Setup of job 101:
// mainModule
module mainModule(
		input clk, input reset,
		output [31:0] imem_addr, input [31:0] imem_data,
		output wb_alu_we, output [2:0] wb_alu_rd, output [31:0] wb_alu_data,
		output wb_mem_we, output [2:0] wb_mem_rd, output [7:0] wb_mem_data,
		output [3:0] flags
	);
Size: about 120 I/O pins.
clock: 5.17 ns
lec_check: 0
cap_margin: 20
core_margin: 2
core_utilization: 72
cts_cluster_size: 31
max_routing_layer: met4
setup_slack_margin: 0.67
slew_margin: 20
run.sh (not shown) runs the stock make flow with config.mk's settings and CLKGATE_MAP_FILE=.
Job 101 completed end to end; final checks failed (negative setup slack).
Changes in job 105 relative to job 101:
Settings: changing CORE_UTILIZATION from 72 to 70; removing SETUP_SLACK_MARGIN (formerly 0.67); removing MAX_ROUTING_LAYER (formerly met4); changing the clock period (ns, I/O delays scaled along) from 5.17 to 5.87.
Notes after the runs:
Top fanout value on the critical path ends up lower on job 105.
The total non-filler cell area in the finished layout of job 105 is lower than that of job 101.
Re area of the synthesized netlist per yosys stat: no difference whatsoever between job 101 and job 105.
Completing all stages was not enough for job 105: its layout failed the final checks because of negative setup slack.
On static leakage, job 105 does better than job 101.
Looking at top layer used by detailed routing, the met5 result is from job 105; the met4 one comes from job 101.
Job 105: pre-placement core utilization is 1.8 points lower than what job 101 reported.
Job 105 reports its cell at the slowest stage of the critical path as or4_1 while job 101 reports ha_1.


== alpha ==
mainModule again, from the RTL that the note above started with.
clock: 6.96 ns
lec_check: 0
cap_margin: 35
cell_pad_in_sites_global_placement: 0
core_margin: 2
core_utilization: 67
cts_cluster_diameter: 245
cts_cluster_size: 19
hold_slack_margin: 0.21
min_routing_layer: met1
place_density: 0.64
slew_margin: 20
Changes in beta relative to alpha:
==> flow/config.mk <==
export PLATFORM = sky130hd
export DESIGN_NAME = mainModule
export DESIGN_NICKNAME = mainModule
export VERILOG_FILES = /design/flow/design.v
export SDC_FILE = /design/flow/constraint.sdc
export NUM_CORES = 4
export LEC_CHECK = 0
export CAP_MARGIN = 20
export CELL_PAD_IN_SITES_GLOBAL_PLACEMENT = 1
export CORE_ASPECT_RATIO = 0.5
export CORE_MARGIN = 9
export CORE_UTILIZATION = 65
export CTS_CLUSTER_DIAMETER = 327
export CTS_CLUSTER_SIZE = 90
export HOLD_SLACK_MARGIN = 0.28
export MIN_ROUTING_LAYER = met1
export PLACE_DENSITY = 0.39
export SETUP_SLACK_MARGIN = 0.82
export SLEW_MARGIN = 20
export TNS_END_PERCENT = 20
Notes after the runs:
beta: it failed during global placement without I/O (3_1_place_gp_skip_io), and the tool reported GPL-0301. The multiplexer share of the synthesized area was comparable across beta and alpha. Number of enable-type register cells in the synthesized netlist delta (beta -> alpha): insignificant. Total cells reported by yosys after synthesis: alpha vs beta — no meaningful difference. Comparing the two runs side by side, beta comes out behind alpha on die size. beta has standard cell core area above what alpha had.
diff inputs: beta => gamma
==> flow/config.mk <==
export PLATFORM = sky130hd
export DESIGN_NAME = mainModule
export DESIGN_NICKNAME = mainModule
export VERILOG_FILES = /design/flow/design.v
export SDC_FILE = /design/flow/constraint.sdc
export NUM_CORES = 4
export LEC_CHECK = 0
export CAP_MARGIN = 20
export CORE_MARGIN = 2
export CORE_UTILIZATION = 40
export PLACE_DENSITY = 0.6
export SLEW_MARGIN = 20
==> flow/constraint.sdc <==
create_clock -name core_clock -period 10.0 [get_ports {clk}]
set_input_delay 2.0000 -clock core_clock [delete_from_list [all_inputs] [get_ports {clk}]]
set_output_delay 2.0000 -clock core_clock [all_outputs]
set_load 0.01 [all_outputs]
==> results <==
Of beta and gamma, only gamma finishes the flow clean. Flow for beta halted at global placement without I/O (3_1_place_gp_skip_io), error code GPL-0301. beta -> gamma: post-synthesis xor/xnor area fraction delta 0, exact match. Going from beta to gamma, core area grows by 33000 µm². | distinct cell type count of the synthesized netlist | gamma vs beta | ≈ equal |. gamma against beta: starting utilization of the core area decreased 26 points; die width decreased by about 13% relative to the old numbers; overall die height moved up. gamma -> beta: synthesized area delta 0, exact match. In the metrics for gamma and beta, the one carrying the lower die area is beta.
--- input diff gamma..delta ---
--- a/flow/config.mk
+++ b/flow/config.mk
@@ -7,6 +7,9 @@
 export LEC_CHECK = 0
-export CAP_MARGIN = 20
-export CORE_MARGIN = 2
-export CORE_UTILIZATION = 40
-export PLACE_DENSITY = 0.6
-export SLEW_MARGIN = 20
+export ABC_AREA = 1
+export CAP_MARGIN = 15
+export CORE_MARGIN = 3
+export CORE_UTILIZATION = 30
+export CTS_CLUSTER_DIAMETER = 310
+export GPL_TIMING_DRIVEN = 0
+export SETUP_SLACK_MARGIN = 0.97
+export SLEW_MARGIN = 25
## What came out
delta: flow completed, timing, DRC and antenna clean
gamma -> delta: met2 wirelength from detailed routing increased by more than 10%
Of the two values seen for group drawing the most power, clock was produced by delta and combinational logic by gamma.
Final cell area: delta above gamma
On delta: clock power is about 12% higher than what gamma gave.
Input changes introduced in epsilon (baseline for comparison: delta):
==> flow/config.mk <==
export PLATFORM = sky130hd
export DESIGN_NAME = mainModule
export DESIGN_NICKNAME = mainModule
export VERILOG_FILES = /design/flow/design.v
export SDC_FILE = /design/flow/constraint.sdc
export NUM_CORES = 4
export LEC_CHECK = 0
export CAP_MARGIN = 20
export CORE_MARGIN = 2
export CORE_UTILIZATION = 66
export PLACE_DENSITY = 0.6
export SLEW_MARGIN = 20
==> flow/constraint.sdc <==
create_clock -name core_clock -period 5.92 [get_ports {clk}]
set_input_delay 1.1840 -clock core_clock [delete_from_list [all_inputs] [get_ports {clk}]]
set_output_delay 1.1840 -clock core_clock [all_outputs]
set_load 0.01 [all_outputs]
--- outcome ---
- delta has higher routed length on met1 than epsilon.
- Summary of delta and epsilon: one run falls short of a clean finish, namely epsilon.
- Looking at utilization after layout across delta and epsilon, the one that comes out lower is delta.
- Area taken by multi-input logic gates came out higher on epsilon than on delta.


mainModule again, from the RTL that the note above started with.
==> flow/config.mk <==
export PLATFORM = sky130hd
export DESIGN_NAME = mainModule
export DESIGN_NICKNAME = mainModule
export VERILOG_FILES = /design/flow/design.v
export SDC_FILE = /design/flow/constraint.sdc
export NUM_CORES = 4
export LEC_CHECK = 0
export CAP_MARGIN = 20
export CELL_PAD_IN_SITES_DETAIL_PLACEMENT = 0
export CELL_PAD_IN_SITES_GLOBAL_PLACEMENT = 0
export CORE_ASPECT_RATIO = 0.55
export CORE_MARGIN = 2
export CORE_UTILIZATION = 58
export CTS_CLUSTER_DIAMETER = 161
export GPL_ROUTABILITY_DRIVEN = 1
export GPL_TIMING_DRIVEN = 1
export MAX_ROUTING_LAYER = met5
export PLACE_DENSITY_LB_ADDON = 0.2
export SETUP_SLACK_MARGIN = 3.47
export SLEW_MARGIN = 20
export TNS_END_PERCENT = 55
==> flow/constraint.sdc <==
create_clock -name core_clock -period 13.8 [get_ports {clk}]
set_input_delay 2.7600 -clock core_clock [delete_from_list [all_inputs] [get_ports {clk}]]
set_output_delay 2.7600 -clock core_clock [all_outputs]
set_load 0.01 [all_outputs]
The baseline finished with timing, DRC and antenna clean.
Edit:
==> flow/config.mk (replaced) <==
export PLATFORM = sky130hd
export DESIGN_NAME = mainModule
export DESIGN_NICKNAME = mainModule
export VERILOG_FILES = /design/flow/design.v
export SDC_FILE = /design/flow/constraint.sdc
export NUM_CORES = 4
export LEC_CHECK = 0
export CAP_MARGIN = 20
export CORE_MARGIN = 2
export CORE_UTILIZATION = 30
export CTS_CLUSTER_DIAMETER = 310
export SLEW_MARGIN = 20
==> flow/constraint.sdc (replaced) <==
create_clock -name core_clock -period 10.0 [get_ports {clk}]
set_input_delay 2.0000 -clock core_clock [delete_from_list [all_inputs] [get_ports {clk}]]
set_output_delay 2.0000 -clock core_clock [all_outputs]
set_load 0.01 [all_outputs]
What happened: Wire length fell by about 1.3%; clock-buffer cell count rose by 20; total power rose by about 40%.
Edit:
--- a/flow/config.mk
+++ b/flow/config.mk
@@ -6,7 +6,8 @@
 export NUM_CORES = 4
 export LEC_CHECK = 0
-export CAP_MARGIN = 20
-export CORE_MARGIN = 2
+export CAP_MARGIN = 15
+export CORE_MARGIN = 3
 export CORE_UTILIZATION = 30
 export CTS_CLUSTER_DIAMETER = 310
+export GPL_TIMING_DRIVEN = 0
 export SLEW_MARGIN = 20
Effect:
- routed wire length came out higher by 19%
- register-to-register slack got worse by 0.39 ns
- non-clock buffer count is higher by 404
Edit:
==> flow/config.mk (replaced) <==
export PLATFORM = sky130hd
export DESIGN_NAME = mainModule
export DESIGN_NICKNAME = mainModule
export VERILOG_FILES = /design/flow/design.v
export SDC_FILE = /design/flow/constraint.sdc
export NUM_CORES = 4
export LEC_CHECK = 0
export CAP_MARGIN = 20
export CORE_MARGIN = 2
export CORE_UTILIZATION = 47
export PLACE_DENSITY = 0.6
export SLEW_MARGIN = 20
==> flow/constraint.sdc (replaced) <==
create_clock -name core_clock -period 8.25 [get_ports {clk}]
set_input_delay 1.6500 -clock core_clock [delete_from_list [all_inputs] [get_ports {clk}]]
set_output_delay 1.6500 -clock core_clock [all_outputs]
set_load 0.01 [all_outputs]
The changed run produced a clean layout. Power rose by 15%. Non-clock buffer count fell by 394. Register-to-register slack got worse by 0.44 ns. Setup slack got worse by 0.44 ns. Synthesized area stays the same. Utilization rose by 17 points. Clock power rose by about 13%. Die area fell by about 37%. Sequential power rose by about 24%. Combinational power rose by about 9%. Cell area fell by about 5.5%.
Edit:
--- a/flow/config.mk
+++ b/flow/config.mk
@@ -8,5 +8,6 @@
 export CAP_MARGIN = 20
 export CORE_MARGIN = 2
-export CORE_UTILIZATION = 47
+export CORE_UTILIZATION = 70
+export CTS_CLUSTER_SIZE = 37
 export PLACE_DENSITY = 0.6
 export SLEW_MARGIN = 20
==> flow/constraint.sdc (replaced) <==
create_clock -name core_clock -period 5.0 [get_ports {clk}]
set_input_delay 1.0000 -clock core_clock [delete_from_list [all_inputs] [get_ports {clk}]]
set_output_delay 1.0000 -clock core_clock [all_outputs]
set_load 0.01 [all_outputs]
The new run completed, yet does not pass: negative setup slack.
Via count grows by roughly a tenth.
Critical path depth increases by 2.
Worst setup slack degrades by 2.2 ns.
First-iteration DRC count rose by well over a third.
Global-route usage increases by 16 points.
Total power rises by well over a third.
Count of clock-buffer cells in the layout shrinks by 12.
Edit:
--- a/flow/config.mk
+++ b/flow/config.mk
@@ -8,6 +8,5 @@
 export CAP_MARGIN = 20
 export CORE_MARGIN = 2
-export CORE_UTILIZATION = 70
-export CTS_CLUSTER_SIZE = 37
-export PLACE_DENSITY = 0.6
+export CORE_UTILIZATION = 64
+export SETUP_SLACK_MARGIN = 1.98
 export SLEW_MARGIN = 20
==> flow/constraint.sdc (replaced) <==
create_clock -name core_clock -period 7.38 [get_ports {clk}]
set_input_delay 1.4760 -clock core_clock [delete_from_list [all_inputs] [get_ports {clk}]]
set_output_delay 1.4760 -clock core_clock [all_outputs]
set_load 0.01 [all_outputs]
What happened: The changed run completed with no timing, DRC or antenna violations; setup slack improved by 2.7 ns; clock-buffer cell count rises by 6; via count falls by 7.0%; cell count falls by 3.8%; clock skew falls by 0.011 ns.


## run 1
Starting RTL as in the previous note.
make LEC_CHECK=0 CAP_MARGIN=35 CELL_PAD_IN_SITES_DETAIL_PLACEMENT=2 CELL_PAD_IN_SITES_GLOBAL_PLACEMENT=3 CORE_ASPECT_RATIO=1.07 CORE_MARGIN=2 CORE_UTILIZATION=67 CTS_CLUSTER_DIAMETER=245 CTS_CLUSTER_SIZE=19 GPL_ROUTABILITY_DRIVEN=0 GPL_TIMING_DRIVEN=0 MIN_ROUTING_LAYER=met1 PLACE_DENSITY=0.89 SETUP_SLACK_MARGIN=-0.75 SLEW_MARGIN=20 finish   # period 10.2 ns
As the logs show, run 1 stopped at global placement without I/O (3_1_place_gp_skip_io) after a tool error, so it never reached the end of the flow.
Setup changes, run 1 to run 2
Settings: CTS_CLUSTER_SIZE: 19 -> unset; SETUP_SLACK_MARGIN: -0.75 -> unset; CELL_PAD_IN_SITES_GLOBAL_PLACEMENT: 3 -> 0; PLACE_DENSITY: 0.89 -> 0.64; GPL_ROUTABILITY_DRIVEN: 0 -> unset; GPL_TIMING_DRIVEN: 0 -> unset; CAP_MARGIN: 35 -> 20; CELL_PAD_IN_SITES_DETAIL_PLACEMENT: 2 -> unset; CORE_ASPECT_RATIO: 1.07 -> unset; the clock period (ns, I/O delays scaled along): 10.2 -> 6.96.
Results
- Run 2 completed; timing, DRC and antenna clean
- Taking run 1 as the reference, in run 2 post-synthesis instance area about even; area of the placeable core about even; cell row count fell 3.5%.
- From run 1 to run 2 the numbers moved as follows: count of state elements after synthesis barely changed, count of library flops with an enable pin held steady, synthesized chip area reported by yosys has remained practically unchanged, die boundary height has decreased.
- As far as die area is concerned, run 1 and run 2 perform about the same.
Input changes introduced in run 3 (baseline for comparison: run 2):
Settings: PLACE_DENSITY no longer set, was 0.64; CELL_PAD_IN_SITES_GLOBAL_PLACEMENT no longer set, was 0; CTS_CLUSTER_DIAMETER no longer set, was 245; MIN_ROUTING_LAYER no longer set, was met1; CORE_UTILIZATION now 55, was 67; the clock period (ns, I/O delays scaled along) now 4.58, was 6.96.
[summary]
| global routing met2 resource utilization | higher: run 2 |
Looking only at count of vias placed by the detailed router, and setting everything else aside, the lower value of run 3 and run 2 goes to run 2.
Changes observed in run 3 relative to run 2: routed wire length per instance moved down; HPWL after detailed placement went up 9200 um.
For post-synthesis area per instance, run 3 and run 2 come out practically identical.
Taking run 2 as the reference, in run 3 area growth from synthesis to layout grew by 12 points; sequential cell count held steady.
Diff run 3 and run 2: sequential share of layout area lower in run 3
Run 3 vs run 2: average via count per standard cell down
[run 3] flow finished | final checks: failed | reasons: negative setup slack
Against run 2, run 3 comes in 36 points higher on part of the cycle the worst path needs.
Modified inputs, run 4 compared to run 3
Settings: swapping 55 for 40 in CORE_UTILIZATION; putting PLACE_DENSITY at 0.6 where nothing was set; swapping 4.58 for 8.25 in the clock period (ns, I/O delays scaled along).
==> comparison <==
Run 4: done, clean on timing, DRC and antenna. Summary of run 4 over run 3: cell leakage power shrank by 2.2 nW, power of the clock network shrank by 44%. Run 4 and run 3 ended up with nearly the same clock skew. H-tree depth came out exactly the same in run 4 and run 3. Between run 3 and run 4, the flow reports highest clock rate decreasing by more than 10%. Wire length (run 4 vs. run 3) increases slightly. The total core area of run 4 is higher than that of run 3. Pre-CTS setup slack delta (run 4 − run 3): favourable. ~same worst hold margin in run 4 and run 3.
--- input diff run 4..run 5 ---
Settings: the clock period (ns, I/O delays scaled along): 8.25 -> 11.5.
[summary]
- The routing usage on met1 of run 5 is lower than that of run 4.
- Diff run 4 -> run 5 | final wirelength | decrease of 760 um
- Looking at proportion of power drawn by combinational gates, run 5 sits 0.2 points above run 4.
- | worst hold slack | run 5 vs run 4 | ≈ equal |
- From run 4 to run 5 the numbers moved as follows: internal power now smaller; design area now smaller; data arrival time at the worst-slack endpoint now larger; slack of the worst reg-to-reg path now larger; total power now smaller.
- Cmp run 5 and run 4 / worst IR drop on VDD / higher: run 5
> inputs changed (run 5 -> run 6)
Settings: a deleted PLACE_DENSITY that had been 0.6; a change of CORE_UTILIZATION from 40 to 59; a change of the clock period (ns, I/O delays scaled along) from 11.5 to 4.58.
Notes after the runs:
Every stage of run 6 finished as expected; the final checks, on the other hand, flagged negative setup slack, which means the layout fails. From run 5 to run 6 the numbers moved as follows: core utilization at floorplan up 19 points, combinational power up about 200%. Reported for run 6 and run 5, post-synthesis instance total turned out identical to the last digit. As far as synthesized area divided by synthesized cell count goes, run 6 and run 5 are indistinguishable; the numbers are identical. In the flow results for run 6 and run 5, the arrival time reported for the critical path endpoint is larger on run 5. Per the comparison of run 6 with run 5, overall routed net length shows a reduction of about 2%, sequential share of layout area shows a reduction of 3.2 points, number of buffer and inverter instances along the worst setup path shows an increase of 1. From run 5 to run 6 the numbers moved as follows: width of the chip shrank by about 17%, non-clock buffer count grew by about 200%.
Power is estimated from default activity; no workload was simulated.
